== north ==
// GameModeEazy
module GameModeEazy(
input wire clk,
input wire rst,
input wire load,
input wire [63:0] load_board,
input wire [3:0]btn,
input wire [3:0]mode,
output wire [63:0] num,
output wire [15:0] judge
    );
Size: roughly 6,900 cells after synthesis, about 160 I/O pins, about 36,000 µm² of cells after synthesis.
Settings: LEC_CHECK=0, ABC_AREA=1, CAP_MARGIN=20, CORE_MARGIN=2, CORE_UTILIZATION=71, CTS_CLUSTER_DIAMETER=351, CTS_CLUSTER_SIZE=97, GPL_ROUTABILITY_DRIVEN=1, PLACE_DENSITY=0.35, SLEW_MARGIN=20, TNS_END_PERCENT=15; clock period 20.5 ns.
run.sh (not shown) runs the stock make flow with config.mk's settings and CLKGATE_MAP_FILE=.
As the logs show, north stopped at global routing (5_1_grt) after a tool error, so it never reached the end of the flow.
Modified inputs, south compared to north
- swapping 71 for 58 in CORE_UTILIZATION
- clearing CTS_CLUSTER_SIZE, which used to be 97
- clearing CTS_CLUSTER_DIAMETER, which used to be 351
- swapping 15 for 5 in TNS_END_PERCENT
- clearing ABC_AREA, which used to be 1
- clearing PLACE_DENSITY, which used to be 0.35
- swapping 20.5 for 22.9 in the clock period (ns, I/O delays scaled along)
Results
global routing (5_1_grt): south exited with error. Comparing north and south, area of the mapped netlist is lower on north. [compare] base=north new=south: post-cts repair resize count higher, initial core utilization lower, net count of the mapped netlist lower, XOR/XNOR share of the synthesized area higher. south -> north: largest buffer count on any clock path delta 0, exact match. Portion of the post-synthesis area used by sequential elements: lower on south. On detailed placer's ending HPWL, north beats south.
### south -> east
- removing TNS_END_PERCENT (formerly 5)
- changing CORE_UTILIZATION from 58 to 30
- changing the clock period (ns, I/O delays scaled along) from 22.9 to 28.0
Results
Total number of placement rows in east is 39% above south. Reported for south and east, area fraction in compound gates turned out identical to the last digit. Re post-placement worst setup slack: south was lower than east. east reached the final stage; the timing, DRC and antenna checks on its layout passed. Flow for south halted at global routing (5_1_grt), error code GRT-0116. Delta(chip area, east - south) > 0.
The inputs of west differ from those of east as listed below.
- setting TNS_END_PERCENT to 40 for the first time
- setting MAX_ROUTING_LAYER to met5 for the first time
- changing CORE_UTILIZATION from 30 to 40
- setting PLACE_DENSITY_LB_ADDON to 0.11 for the first time
- removing GPL_ROUTABILITY_DRIVEN (formerly 1)
- changing SLEW_MARGIN from 20 to 15
- changing CAP_MARGIN from 20 to 5
- setting CELL_PAD_IN_SITES_GLOBAL_PLACEMENT to 3 for the first time
--- outcome ---
- Both conditions hold for west: the flow ran to the end and the final layout passed the timing, DRC and antenna checks.
- west vs east: final core area utilization up
- The higher number of global-route vias before repair came out of east.
- Delta(setup slack, west - east) < 0
- On die width: west sits below east.
- Placed cell count on west is down relative to east.
- From east to west the numbers moved as follows: relative slew slack grew by 1.5 points, half-perimeter wire length of the detailed placement result shrank by about 7%, number of cells in the finished layout apart from fillers shrank by 8.0%.
Here is what was changed in the inputs of middle compared with west.
- GPL_TIMING_DRIVEN newly set to 0
- CAP_MARGIN changed from 5 to 30
- HOLD_SLACK_MARGIN newly set to 0.21
- PLACE_DENSITY_LB_ADDON removed (was 0.11)
- PLACE_DENSITY newly set to 0.54
- CTS_CLUSTER_SIZE newly set to 28
- MIN_ROUTING_LAYER newly set to met2
==> comparison <==
- middle: it failed during global routing (5_1_grt), and the tool reported GRT-0116.
- As far as number of standard cells reported by yosys goes, west and middle are indistinguishable; the numbers are identical.
- middle ends up with a number of setup buffers added after CTS that is 91 higher than in west.
- On CTS H-tree depth, west and middle are basically level.
- Number of instances in the placed design grows slightly when moving from west to middle.
- Compared with west, in middle count of cells resized by post-cts repair moved up, die footprint has remained practically unchanged, detailed-placement wirelength estimate climbed 19%.


build 84:
Starting RTL as in the previous note.
Design GameModeEazy, start of the top module:
module GameModeEazy(
input wire clk,
input wire rst,
input wire load,
input wire [63:0] load_board,
input wire [3:0]btn,
input wire [3:0]mode,
output wire [63:0] num,
output wire [15:0] judge
    );
make LEC_CHECK=0 CAP_MARGIN=30 CELL_PAD_IN_SITES_GLOBAL_PLACEMENT=3 CORE_MARGIN=2 CORE_UTILIZATION=40 CTS_CLUSTER_SIZE=28 GPL_TIMING_DRIVEN=1 HOLD_SLACK_MARGIN=0.21 MAX_ROUTING_LAYER=met5 MIN_ROUTING_LAYER=met1 PLACE_DENSITY=0.94 SLEW_MARGIN=15 TNS_END_PERCENT=40 finish   # period 28.0 ns
Build 84 ran to completion and came out clean on the timing, DRC and antenna checks.
For build 75, these inputs were changed with respect to build 84:
# build 84
export LEC_CHECK = 0
export CAP_MARGIN = 30
export CELL_PAD_IN_SITES_GLOBAL_PLACEMENT = 3
export CORE_MARGIN = 2
export CORE_UTILIZATION = 40
export CTS_CLUSTER_SIZE = 28
export GPL_TIMING_DRIVEN = 1
export HOLD_SLACK_MARGIN = 0.21
export MAX_ROUTING_LAYER = met5
export MIN_ROUTING_LAYER = met1
export PLACE_DENSITY = 0.94
export SLEW_MARGIN = 15
export TNS_END_PERCENT = 40
create_clock -name core_clock -period 28.0 [get_ports {clk}]
# build 75
export LEC_CHECK = 0
export CAP_MARGIN = 20
export CORE_MARGIN = 2
export CORE_UTILIZATION = 59
export SLEW_MARGIN = 20
create_clock -name core_clock -period 21.9 [get_ports {clk}]
==> comparison <==
- As the logs show, build 75 stopped at 5_1_grt after a tool error, so it never reached the end of the flow.
- Floorplan-stage core utilization: build 75 > build 84
- Reported for build 84 and build 75, mapped cell area turned out identical to the last digit.
- Relative to build 84, the placement-stage cell area measured on build 75 has increased by more than a quarter.
- Sort build 84 and build 75 by cell count after placement desc -> top: build 75
- Compared with build 84, build 75 shows area enclosed by the die boundary that has gone down by more than a quarter.
- Measured against build 84, the vertical die dimension of build 75 comes out at 0.825 times the reference value.
- Build 75 vs. build 84: routability-driven placement congestion ratio went up by about 21%.
Changes in build 1 relative to build 75:
# build 75
export LEC_CHECK = 0
export CAP_MARGIN = 20
export CORE_MARGIN = 2
export CORE_UTILIZATION = 59
export SLEW_MARGIN = 20
create_clock -name core_clock -period 21.9 [get_ports {clk}]
# build 1
export LEC_CHECK = 0
export CAP_MARGIN = 20
export CORE_MARGIN = 2
export CORE_UTILIZATION = 41
export GPL_ROUTABILITY_DRIVEN = 1
export SLEW_MARGIN = 20
create_clock -name core_clock -period 27.6 [get_ports {clk}]
Build 75 and build 1: one clean run, build 1; the rest did not finish clean. Build 75 → build 1: post-placement cell area shrank by about 26%, chip height grew by about 20%, number of post-CTS setup repair buffers shrank by 151, number of I/O pins held steady, starting density of the core shrank by 18 points. Count of standard-cell rows of build 1 exceeds that of build 75 by more than 10%.
The following lists how build 72 was set up differently from build 1:
# build 1
export LEC_CHECK = 0
export CAP_MARGIN = 20
export CORE_MARGIN = 2
export CORE_UTILIZATION = 41
export GPL_ROUTABILITY_DRIVEN = 1
export SLEW_MARGIN = 20
create_clock -name core_clock -period 27.6 [get_ports {clk}]
# build 72
export LEC_CHECK = 0
export CAP_MARGIN = 20
export CORE_MARGIN = 2
export CORE_UTILIZATION = 58
export GPL_ROUTABILITY_DRIVEN = 1
export SLEW_MARGIN = 20
create_clock -name core_clock -period 21.8 [get_ports {clk}]
--- outcome ---
- Note that the routability-driven placement congestion ratio recorded for build 1 amounts to 0.827 times the value seen in build 72.
- Compared with build 1, build 72 improves die area.
- Build 72 never completed, since it errored out during 5_1_grt.
- Build 1 reached the final stage; the timing, DRC and antenna checks on its layout passed.
- Measured against build 1, the core area of build 72 comes out at 0.71 times the reference value.
- Relative to build 1, post-placement worst setup slack decreased by 3.51 ns in build 72.
- Re TritonCTS buffer count: no difference whatsoever between build 1 and build 72.
- Comparing build 1 and build 72, the higher width of the die was measured on build 1.
- Build 72 vs. build 1: chip area line of the yosys report saw little to no change, setup fix buffers added after clock tree synthesis saw an increase, number of standard-cell rows in the floorplan saw a decrease.


## v32
GameModeEazy again, from the RTL that the note above started with.
==> flow/design.v (excerpt) <==
module GameModeEazy(
input wire clk,
input wire rst,
input wire load,
input wire [63:0] load_board,
input wire [3:0]btn,
input wire [3:0]mode,
output wire [63:0] num,
output wire [15:0] judge
    );
clock: 25.5 ns
lec_check: 0
cap_margin: 20
core_margin: 2
core_utilization: 69
cts_cluster_size: 24
setup_slack_margin: 3.32
slew_margin: 20
v32: GRT-0116 in global routing (5_1_grt) -> run aborted
Edits applied to the flow inputs when going from v32 to v34:
diff --git a/flow/config.mk b/flow/config.mk
--- a/flow/config.mk
+++ b/flow/config.mk
@@ -9,5 +9,4 @@
 export CORE_MARGIN = 2
-export CORE_UTILIZATION = 69
-export CTS_CLUSTER_SIZE = 24
-export SETUP_SLACK_MARGIN = 3.32
+export CORE_UTILIZATION = 51
+export GPL_ROUTABILITY_DRIVEN = 1
 export SLEW_MARGIN = 20
==> flow/constraint.sdc <==
create_clock -name core_clock -period 21.3 [get_ports {clk}]
set_input_delay 4.2600 -clock core_clock [delete_from_list [all_inputs] [get_ports {clk}]]
set_output_delay 4.2600 -clock core_clock [all_outputs]
set_load 0.01 [all_outputs]
==> comparison <==
Seen in the log of v34: GRT-0232 during global routing (5_1_grt), after which the run never completed. As the logs show, v32 stopped at global routing (5_1_grt) after a tool error, so it never reached the end of the flow. Relative to v32, v34 degrades die size. The run showing the greater starting utilization of the core area is v32. From v32 to v34 the numbers moved as follows: standard-cell row count now larger, count of buffers added by post-CTS timing repair for setup now larger. Pre-CTS setup slack in v34 is 2350 ps below v32. Comparing v32 and v34, the higher die span in x is on v34. Diff v32 and v34: floorplan die height higher in v34.
[inputs] v37 vs v34
diff --git a/flow/config.mk b/flow/config.mk
--- a/flow/config.mk
+++ b/flow/config.mk
@@ -9,4 +9,5 @@
 export CORE_MARGIN = 2
-export CORE_UTILIZATION = 51
+export CORE_UTILIZATION = 72
 export GPL_ROUTABILITY_DRIVEN = 1
+export PLACE_DENSITY_LB_ADDON = 0.22
 export SLEW_MARGIN = 20
==> flow/constraint.sdc <==
create_clock -name core_clock -period 13.4 [get_ports {clk}]
set_input_delay 2.6800 -clock core_clock [delete_from_list [all_inputs] [get_ports {clk}]]
set_output_delay 2.6800 -clock core_clock [all_outputs]
set_load 0.01 [all_outputs]
### Flow results
- v37 got as far as detailed placement (3_5_place_dp), where a tool error ended the run.
- Going from v34 to v37, basic-gate share of the synthesized area counting and, or, nand and nor cells has remained practically unchanged, gate count after technology mapping roughly the same, chip area in the Yosys report roughly the same, routability congestion estimate shows an increase of about 16%.
- Taking v34 as the reference point, the effective utilization at floorplan of v37 rises by 21 points.
- Between v37 and v34, the difference in register bit count reported by yosys is negligible.
- Die area | v37 < v34
- v34 -> v37: post-synth design cell area delta 0, exact match
- Re cell row count: v34 was higher than v37.
- Delta (v37 minus v34): core outline area went down, height of the die now smaller.
Input-level comparison between v53 and v37:
diff --git a/flow/config.mk b/flow/config.mk
--- a/flow/config.mk
+++ b/flow/config.mk
@@ -9,5 +9,4 @@
 export CORE_MARGIN = 2
-export CORE_UTILIZATION = 72
+export CORE_UTILIZATION = 28
 export GPL_ROUTABILITY_DRIVEN = 1
-export PLACE_DENSITY_LB_ADDON = 0.22
 export SLEW_MARGIN = 20
==> flow/constraint.sdc <==
create_clock -name core_clock -period 33.1 [get_ports {clk}]
set_input_delay 6.6200 -clock core_clock [delete_from_list [all_inputs] [get_ports {clk}]]
set_output_delay 6.6200 -clock core_clock [all_outputs]
set_load 0.01 [all_outputs]
==> results <==
Summary of v53 over v37: post-synthesis chip area from yosys neither gained nor lost much, die size picked up an extra 150%, total nets after synthesis neither gained nor lost much. Comparing v37 and v53, the higher y dimension of the die was measured on v53. v53: no failed stages, no open violations at the end. Changes observed in v53 relative to v37: standard cell core area went up; final weighted congestion in routability-driven placement went down.
For v5, these inputs were changed with respect to v53:
diff --git a/flow/config.mk b/flow/config.mk
--- a/flow/config.mk
+++ b/flow/config.mk
@@ -9,3 +9,3 @@
 export CORE_MARGIN = 2
-export CORE_UTILIZATION = 28
+export CORE_UTILIZATION = 30
 export GPL_ROUTABILITY_DRIVEN = 1
==> flow/constraint.sdc <==
create_clock -name core_clock -period 27.6 [get_ports {clk}]
set_input_delay 5.5200 -clock core_clock [delete_from_list [all_inputs] [get_ports {clk}]]
set_output_delay 5.5200 -clock core_clock [all_outputs]
set_load 0.01 [all_outputs]
==> results <==
Run comparison: v53 startpoint of the most critical setup path num_reg[30]; v5 startpoint of the most critical setup path btn[3]
Between v5 and v53, it is v5 whose clock-buffer cell count is higher, by 2.
| largest incremental delay on the critical path | higher: v53 |
Compared with v53, post-placement cell count in v5 increased by a few percent.
From v53 to v5 the numbers moved as follows: area used by sequential logic in the layout has increased; met3 wire length has decreased.
diff inputs: v5 => v45
diff --git a/flow/config.mk b/flow/config.mk
--- a/flow/config.mk
+++ b/flow/config.mk
@@ -9,3 +9,5 @@
 export CORE_MARGIN = 2
-export CORE_UTILIZATION = 30
+export CORE_UTILIZATION = 51
+export CTS_CLUSTER_DIAMETER = 255
+export CTS_CLUSTER_SIZE = 98
 export GPL_ROUTABILITY_DRIVEN = 1
==> flow/constraint.sdc <==
create_clock -name core_clock -period 14.9 [get_ports {clk}]
set_input_delay 2.9800 -clock core_clock [delete_from_list [all_inputs] [get_ports {clk}]]
set_output_delay 2.9800 -clock core_clock [all_outputs]
set_load 0.01 [all_outputs]
Results
What ended v45 was a tool error in global routing (5_1_grt); the run never finished. Looking only at y dimension of the die, and setting everything else aside, the lower value of v5 and v45 goes to v45. Placed standard-cell area sits higher in v45 than in v5. v45 vs. v5: number of resized instances in the post-cts repair step picked up an extra 320; standard-cell row count lost 34. Relative to v5, the full die area measured on v45 has decreased by more than a quarter.
